==> run C <==
// cpu_top_pipeline
module cpu_top_pipeline (
    input wire clk,
    input wire rst,
    output wire [7:0]  imem_addr,
    input  wire [15:0] imem_data,
    output wire [7:0]  dmem_addr,
    output wire [15:0] dmem_wdata,
    output wire        dmem_we,
    input  wire [15:0] dmem_rdata,
    output wire        halted
);
    wire [15:0] if_pc, if_instr;
    wire if_stall, if_flush;
    wire [15:0] id_pc, id_instr;
    wire [3:0] id_opcode, id_rd, id_rs1, id_rs2;
    wire [15:0] id_rs1_data, id_rs2_data, id_imm;
    wire id_reg_write, id_alu_src, id_mem_read, id_mem_write, id_mem_to_reg;
    wire id_branch, id_branch_ne, id_jump;
    wire [3:0] id_alu_op;
    wire id_halt, id_pc_write;
    wire [15:0] ex1_pc, ex1_rs1_data, ex1_rs2_data, ex1_imm;
    wire [3:0] ex1_rd, ex1_rs1, ex1_rs2, ex1_alu_op;
    wire ex1_reg_write, ex1_alu_src, ex1_mem_read, ex1_mem_write, ex1_mem_to_reg;
    wire ex1_branch, ex1_branch_ne;
    wire [15:0] ex1_alu_result, ex1_branch_target;
    wire ex1_zero;
    wire [1:0] forward_a, forward_b;
    wire [15:0] ex1_rs1_fwd, ex1_rs2_fwd;
    wire [15:0] ex2_alu_result, ex2_rs2_data, ex2_branch_target;
    wire [3:0] ex2_rd;
    wire ex2_reg_write, ex2_mem_read, ex2_mem_write, ex2_mem_to_reg;
    wire ex2_branch, ex2_branch_ne, ex2_zero;
    wire [15:0] mem_alu_result, mem_rs2_data, mem_read_data, mem_branch_target;
    wire [3:0] mem_rd;
  ...
==> flow/config.mk <==
export PLATFORM = sky130hd
export DESIGN_NAME = cpu_top_pipeline
export DESIGN_NICKNAME = cpu_top_pipeline
export VERILOG_FILES = /design/flow/design.v
export SDC_FILE = /design/flow/constraint.sdc
export NUM_CORES = 4
export LEC_CHECK = 0
export ABC_AREA = 1
export CAP_MARGIN = 0
export CORE_ASPECT_RATIO = 1.65
export CORE_MARGIN = 2
export CORE_UTILIZATION = 27
export CTS_CLUSTER_SIZE = 59
export GPL_ROUTABILITY_DRIVEN = 1
export MAX_ROUTING_LAYER = met5
export PLACE_DENSITY_LB_ADDON = 0.21
export SLEW_MARGIN = 0
==> flow/constraint.sdc <==
create_clock -name core_clock -period 5.2 [get_ports {clk}]
set_input_delay 1.0400 -clock core_clock [delete_from_list [all_inputs] [get_ports {clk}]]
set_output_delay 1.0400 -clock core_clock [all_outputs]
set_load 0.01 [all_outputs]
run.sh (not shown) runs the stock make flow with config.mk's settings and CLKGATE_MAP_FILE=.
==> inputs of run B, as changes to run C <==
--- a/flow/config.mk
+++ b/flow/config.mk
@@ -9,9 +9,9 @@
 export CAP_MARGIN = 0
-export CORE_ASPECT_RATIO = 1.65
+export CORE_ASPECT_RATIO = 1.05
 export CORE_MARGIN = 2
-export CORE_UTILIZATION = 27
-export CTS_CLUSTER_SIZE = 59
+export CORE_UTILIZATION = 71
+export CTS_CLUSTER_SIZE = 14
 export GPL_ROUTABILITY_DRIVEN = 1
 export MAX_ROUTING_LAYER = met5
-export PLACE_DENSITY_LB_ADDON = 0.21
-export SLEW_MARGIN = 0
+export PLACE_DENSITY_LB_ADDON = 0.27
+export SLEW_MARGIN = 40
==> flow/constraint.sdc (replaced) <==
create_clock -name core_clock -period 3.22 [get_ports {clk}]
set_input_delay 0.6440 -clock core_clock [delete_from_list [all_inputs] [get_ports {clk}]]
set_output_delay 0.6440 -clock core_clock [all_outputs]
set_load 0.01 [all_outputs]
==> results.toml <==
# synthesis and place-and-route metrics
[global_routing]
grt_max_degree = 128
grt_util_met3_pct = 2.13

[die]
initCoreUtil_pct = 27.3
core.rowCount = 143
die_width_um = 242

[status]
status = "no timing/DRC/antenna violations"

[run]
openroad.warnings = 62

[hold_path]
hold_crit_endpoint = "u_ex2_mem.mem_rs2_data[2]"

[final_timing]
slew_headroom_pct = 21.7
postLayoutSetupSlackWorst_ns = 0.641

[finish]
finish.instance_area_um2 = 28800
regArea_um2 = 11600
fin_nets = 3413

[placed_design]
dp_area_um2 = 27200

[critical_path]
critPathTopFamily = "simple AND/OR/NAND/NOR gates"

[detailed_routing]
final_antenna_net_count = 0
post_drt_wl_per_cell_um = 22.0
That was run C.
==> results.toml <==
# yosys + openroad results
[synth]
yosysUniqueCellTypes = 53
postSynthCellCount = 3301
mappedNetlistNets = 3395
edf_count = 0
synthSimpleGateAreaFrac_pct = 23.4

[status]
failed_stage = "global routing"
status = "stopped before the end"
error_message = "[ERROR GRT-0232] Routing congestion too high. Check the congestion heatmap in the GUI."

[placed_design]
dp_area_um2 = 28300
dpl.cell_count = 3990

[global_routing]
global_route.usage.met1_pct = 77.5
use_met2_pct = 92.1
grt_util_met3_pct = 61.9

[die]
initCoreUtil_pct = 72.2
core.rowCount = 70
die_width_um = 188

[cts]
cts.sink_count = 465
h_tree_depth = 2
That was run B.

==> inputs of onyx <==
cpu_top_pipeline again, from the RTL that the note above started with.
Settings: LEC_CHECK=0, ABC_AREA=1, CAP_MARGIN=30, CELL_PAD_IN_SITES_DETAIL_PLACEMENT=2, CORE_MARGIN=2, CORE_UTILIZATION=40, CTS_CLUSTER_SIZE=96, GPL_TIMING_DRIVEN=0, SETUP_SLACK_MARGIN=0.43, SLEW_MARGIN=20; clock period 5.5 ns.
==> xenon (differences from onyx) <==
==> flow/config.mk (replaced) <==
export PLATFORM = sky130hd
export DESIGN_NAME = cpu_top_pipeline
export DESIGN_NICKNAME = cpu_top_pipeline
export VERILOG_FILES = /design/flow/design.v
export SDC_FILE = /design/flow/constraint.sdc
export NUM_CORES = 4
export LEC_CHECK = 0
export CAP_MARGIN = 20
export CORE_MARGIN = 2
export CORE_UTILIZATION = 61
export CTS_CLUSTER_SIZE = 41
export SETUP_SLACK_MARGIN = 0.87
export SLEW_MARGIN = 20
==> flow/constraint.sdc (replaced) <==
create_clock -name core_clock -period 3.01 [get_ports {clk}]
set_input_delay 0.6020 -clock core_clock [delete_from_list [all_inputs] [get_ports {clk}]]
set_output_delay 0.6020 -clock core_clock [all_outputs]
set_load 0.01 [all_outputs]
==> summary of the runs <==
- Of onyx and xenon, xenon has the higher maximum frequency (gap about 11%, measured against xenon).
- Between xenon and onyx, the lower synthesized area is in xenon (gap 6.6%, measured against onyx).
- Against xenon, the core utilization of onyx is lower by 35 points.
- onyx finished with negative setup slack left. xenon completed, yet does not pass: negative setup slack.
- Between xenon and onyx, the lower setup slack is in xenon (gap 1800 ps).
- Against xenon, the via count of onyx is higher by 30%.
- Clock-buffer cell count: onyx is higher than xenon (13).
- In xenon the global-route usage is lower than in onyx, by 5.9 points.
- In flip-flop count, onyx and xenon do not differ.

==> inputs of run E <==
Starting RTL as in the previous note.
## cpu_top_pipeline
module cpu_top_pipeline (
    input wire clk,
    input wire rst,
    output wire [7:0]  imem_addr,
    input  wire [15:0] imem_data,
    output wire [7:0]  dmem_addr,
    output wire [15:0] dmem_wdata,
    output wire        dmem_we,
    input  wire [15:0] dmem_rdata,
    output wire        halted
);
Settings: LEC_CHECK=0, ABC_AREA=1, CAP_MARGIN=20, CORE_MARGIN=2, CORE_UTILIZATION=72, CTS_CLUSTER_SIZE=36, PLACE_DENSITY=0.75, SETUP_SLACK_MARGIN=-0.14, SLEW_MARGIN=20; clock period 3.03 ns.
==> run H (differences from run E) <==
--- a/flow/config.mk
+++ b/flow/config.mk
@@ -9,7 +9,5 @@
 export CAP_MARGIN = 20
 export CORE_MARGIN = 2
 export CORE_UTILIZATION = 72
-export CTS_CLUSTER_SIZE = 36
-export PLACE_DENSITY = 0.75
-export SETUP_SLACK_MARGIN = -0.14
+export PLACE_DENSITY = 0.6
 export SLEW_MARGIN = 20
==> flow/constraint.sdc (replaced) <==
create_clock -name core_clock -period 4.61 [get_ports {clk}]
set_input_delay 0.9220 -clock core_clock [delete_from_list [all_inputs] [get_ports {clk}]]
set_output_delay 0.9220 -clock core_clock [all_outputs]
set_load 0.01 [all_outputs]
==> run D (differences from run E) <==
==> flow/config.mk (replaced) <==
export PLATFORM = sky130hd
export DESIGN_NAME = cpu_top_pipeline
export DESIGN_NICKNAME = cpu_top_pipeline
export VERILOG_FILES = /design/flow/design.v
export SDC_FILE = /design/flow/constraint.sdc
export NUM_CORES = 4
export LEC_CHECK = 0
export CAP_MARGIN = 0
export CORE_MARGIN = 2
export CORE_UTILIZATION = 72
export CTS_CLUSTER_SIZE = 30
export PLACE_DENSITY = 0.78
export SLEW_MARGIN = 20
==> flow/constraint.sdc (replaced) <==
create_clock -name core_clock -period 4.34 [get_ports {clk}]
set_input_delay 0.8680 -clock core_clock [delete_from_list [all_inputs] [get_ports {clk}]]
set_output_delay 0.8680 -clock core_clock [all_outputs]
set_load 0.01 [all_outputs]
==> run R (differences from run E) <==
--- a/flow/config.mk
+++ b/flow/config.mk
@@ -6,10 +6,9 @@
 export NUM_CORES = 4
 export LEC_CHECK = 0
 export ABC_AREA = 1
-export CAP_MARGIN = 20
+export CAP_MARGIN = 0
 export CORE_MARGIN = 2
 export CORE_UTILIZATION = 72
-export CTS_CLUSTER_SIZE = 36
 export PLACE_DENSITY = 0.75
-export SETUP_SLACK_MARGIN = -0.14
+export SETUP_SLACK_MARGIN = -0.39
 export SLEW_MARGIN = 20
==> flow/constraint.sdc (replaced) <==
create_clock -name core_clock -period 3.79 [get_ports {clk}]
set_input_delay 0.7580 -clock core_clock [delete_from_list [all_inputs] [get_ports {clk}]]
set_output_delay 0.7580 -clock core_clock [all_outputs]
set_load 0.01 [all_outputs]
==> flow_metrics.env <==
# physical design summary
export IMPL_synth_nets=3395
export IMPL_pre_cts_ws_ns=-0.691
export IMPL_netlist_instances=3301
export IMPL_chipArea_sq_um=36500
export IMPL_topCombFamilyByArea="simple AND/OR/NAND/NOR gates"
export IMPL_die_w_um=191
export IMPL_placedCellCount=3977
export IMPL_netlist_area_sq_um=25200
export IMPL_failed_stage="global routing (5_1_grt)"
export IMPL_outcome="aborted with a tool error"
export IMPL_synthDistinctLibCells=53
export IMPL_core_sq_um=34500
export IMPL_dpl_cell_area_sq_um=28200
the above is filed under run E

==> flow_metrics.env <==
# source this file to load flow results
export IMPL_violations="setup timing"
export IMPL_synth_nets=2597
export IMPL_setup_slack_ns=-0.633
export IMPL_netlist_area_sq_um=23500
export IMPL_finalSetupViolCount=9
export IMPL_die_w_um=185
export IMPL_topCombFamilyByArea="AND-OR/OR-AND gates"
export IMPL_placedCellCount=3071
export IMPL_synthDistinctLibCells=85
export IMPL_pre_cts_ws_ns=-0.857
export IMPL_outcome="complete, but fails checks"
export IMPL_netlist_instances=2503
the above is filed under run D

==> flow_metrics.env <==
# source this file to load flow results
export IMPL_violations="setup timing"
export IMPL_outcome="complete, but fails checks"
export IMPL_placedCellCount=3829
export IMPL_pre_cts_ws_ns=-0.202
export IMPL_core_sq_um=34500
export IMPL_synth_nets=3395
export IMPL_netlist_instances=3301
export IMPL_finalSetupViolCount=10
export IMPL_setup_slack_ns=-0.265
export IMPL_die_w_um=191
export IMPL_dpl_cell_area_sq_um=27000
export IMPL_netlist_area_sq_um=25200
export IMPL_chipArea_sq_um=36500
export IMPL_crit_path_end_kind="flip-flop"
export IMPL_topCombFamilyByArea="simple AND/OR/NAND/NOR gates"
the above is filed under run R

==> flow_metrics.env <==
# source this file to load flow results
export IMPL_netlist_area_sq_um=25200
export IMPL_synth_nets=3395
export IMPL_synthDistinctLibCells=53
export IMPL_placedCellCount=3719
export IMPL_pre_cts_ws_ns=0.251
export IMPL_topCombFamilyByArea="simple AND/OR/NAND/NOR gates"
export IMPL_chipArea_sq_um=36500
export IMPL_netlist_instances=3301
export IMPL_die_w_um=191
export IMPL_outcome="no timing/DRC/antenna violations"
the above is filed under run H


==> run a: inputs <==
cpu_top_pipeline again, from the RTL that the note above started with.
clock: 3.01 ns
lec_check: 0
cap_margin: 20
core_margin: 2
core_utilization: 58
slew_margin: 20
==> run b: changes against run a <==
--- a/flow/config.mk
+++ b/flow/config.mk
@@ -7,5 +7,8 @@
 export LEC_CHECK = 0
+export ABC_AREA = 1
 export CAP_MARGIN = 20
 export CORE_MARGIN = 2
-export CORE_UTILIZATION = 58
+export CORE_UTILIZATION = 71
+export PLACE_DENSITY = 0.8
+export SETUP_SLACK_MARGIN = 0.71
 export SLEW_MARGIN = 20
==> flow/constraint.sdc (replaced) <==
create_clock -name core_clock -period 5.5 [get_ports {clk}]
set_input_delay 1.1000 -clock core_clock [delete_from_list [all_inputs] [get_ports {clk}]]
set_output_delay 1.1000 -clock core_clock [all_outputs]
set_load 0.01 [all_outputs]
==> run c: changes against run a <==
--- a/flow/config.mk
+++ b/flow/config.mk
@@ -9,3 +9,7 @@
 export CORE_MARGIN = 2
-export CORE_UTILIZATION = 58
+export CORE_UTILIZATION = 71
+export CTS_CLUSTER_DIAMETER = 370
+export CTS_CLUSTER_SIZE = 30
+export PLACE_DENSITY = 0.78
+export SETUP_SLACK_MARGIN = -0.08
 export SLEW_MARGIN = 20
==> flow/constraint.sdc (replaced) <==
create_clock -name core_clock -period 2.61 [get_ports {clk}]
set_input_delay 0.5220 -clock core_clock [delete_from_list [all_inputs] [get_ports {clk}]]
set_output_delay 0.5220 -clock core_clock [all_outputs]
set_load 0.01 [all_outputs]
==> results <==
Number of diodes: run c 0; run a 1; run b 3
Non-Filler Cell Area, Final: run c 28800 um2; run a 30500 um2; run b 27500 um2
Insertion delay of the later-clocked pin in the worst-skew pair: run c 560 ps; run a 600 ps; run b 610 ps
Instance area at placement: run c 27300 um2; run a 27200 um2; run b 26000 um2
Core Rows: run c 66; run a 73; run b 68
Core Area: run c 32500 um2; run a 39800 um2; run b 34700 um2
Standard cell with the maximum stage delay on the critical path: run c sky130_fd_sc_hd__dfrtp_1; run a sky130_fd_sc_hd__or4_4; run b sky130_fd_sc_hd__clkinv_1
Worst-path fanout max: run c 4; run a 3; run b 31
Core Util, Final: run c 0.887; run a 0.765; run b 0.793
Post-placement worst setup slack: run c -2170 ps; run a -1820 ps; run b 908 ps
Launching instance or port of the critical path: run c u_ex1_ex2.ex2_rd[3]; run a u_ex1_ex2.ex2_rd[1]; run b u_mem_wb.mem_to_reg
Sequential cell area fraction in the yosys report: run c 0.495; run a 0.495; run b 0.462
Clock-pin slew on the worst setup and hold paths: run c 120 ps; run a 60 ps; run b 60 ps
XOR/XNOR Area Share: run c 0.0205; run a 0.0205; run b 0.0132
Number of global-route vias before repair: run c 23700; run a 22400; run b 24400
Most numerous cell on the critical path: run c sky130_fd_sc_hd__buf_4; run a -; run b sky130_fd_sc_hd__nand3_1
Floorplan die width: run c 186 um; run a 205 um; run b 192 um
Wire length on met2: run c 38400 um; run a 36900 um; run b 37000 um
Proportion of synthesized area in mux cells: run c 0.0212; run a 0.0212; run b 0.00572
Synth Net Count: run c 2597; run a 2597; run b 3395
Worst hold path type: run c reg -> reg; run a in -> async; run b reg -> reg
Status: run c failed layout checks; run a failed layout checks; run b complete, no violations
Layout check failures: run c negative setup slack; run a negative setup slack; run b -
Worst hold margin: run c 359 ps; run a 337 ps; run b 342 ps

==> run A <==
cpu_top_pipeline again, from the RTL that the note above started with.
// cpu_top_pipeline
module cpu_top_pipeline (
    input wire clk,
    input wire rst,
    output wire [7:0]  imem_addr,
    input  wire [15:0] imem_data,
    output wire [7:0]  dmem_addr,
    output wire [15:0] dmem_wdata,
    output wire        dmem_we,
    input  wire [15:0] dmem_rdata,
    output wire        halted
);
export LEC_CHECK = 0
export CAP_MARGIN = 20
export CELL_PAD_IN_SITES_DETAIL_PLACEMENT = 1
export CELL_PAD_IN_SITES_GLOBAL_PLACEMENT = 3
export CORE_MARGIN = 9
export CORE_UTILIZATION = 51
export CTS_CLUSTER_DIAMETER = 99
export CTS_CLUSTER_SIZE = 94
export GPL_ROUTABILITY_DRIVEN = 0
export HOLD_SLACK_MARGIN = -0.07
export MAX_ROUTING_LAYER = met4
export MIN_ROUTING_LAYER = met2
export PLACE_DENSITY_LB_ADDON = 0.16
export SLEW_MARGIN = 20
export TNS_END_PERCENT = 45
create_clock -name core_clock -period 4.16 [get_ports {clk}]
==> inputs of run K, as changes to run A <==
ABC_AREA = 1   (was not set)
CAP_MARGIN = 0   (was 20)
CELL_PAD_IN_SITES_DETAIL_PLACEMENT = not set   (was 1)
CELL_PAD_IN_SITES_GLOBAL_PLACEMENT = not set   (was 3)
CORE_MARGIN = 2   (was 9)
CORE_UTILIZATION = 71   (was 51)
CTS_CLUSTER_DIAMETER = not set   (was 99)
CTS_CLUSTER_SIZE = 50   (was 94)
GPL_ROUTABILITY_DRIVEN = not set   (was 0)
HOLD_SLACK_MARGIN = not set   (was -0.07)
MAX_ROUTING_LAYER = not set   (was met4)
MIN_ROUTING_LAYER = not set   (was met2)
PLACE_DENSITY = 0.8   (was not set)
PLACE_DENSITY_LB_ADDON = not set   (was 0.16)
SETUP_SLACK_MARGIN = 1.01   (was not set)
TNS_END_PERCENT = not set   (was 45)
==> flow/constraint.sdc (replaced) <==
create_clock -name core_clock -period 3.77 [get_ports {clk}]
set_input_delay 0.7540 -clock core_clock [delete_from_list [all_inputs] [get_ports {clk}]]
set_output_delay 0.7540 -clock core_clock [all_outputs]
set_load 0.01 [all_outputs]
==> comparison table <==
quantity	run K	run A
Overall chip area	37000 sq um	54100 sq um
Width of the chip	192 um	233 um
Most frequently used cell type in the post-synthesis netlist	sky130_fd_sc_hd__nand2_1	sky130_fd_sc_hd__dfrtp_1
Combined area of all synthesized cells	25200 sq um	23500 sq um
Status	failed layout checks	did not finish
Last stage reached	-	global placement without I/O (3_1_place_gp_skip_io)
Violated checks	setup timing	-
Total core area	34700 sq um	45500 sq um
Adder-cell share of the synthesized area	3.07%	3.29%
Die boundary height	192 um	233 um
AO/OA Area Share	15.0%	23.4%
Multiplexer share of the synthesized area	0.572%	2.12%
Number of nets at floorplan	3395	2597
Sequential-to-total area share from yosys stat	46.2%	49.5%
Starting density of the core	72.5%	51.7%
Synthesized area per cell	7.62 sq um	9.39 sq um
Synth Area in XOR/XNOR	1.32%	2.05%
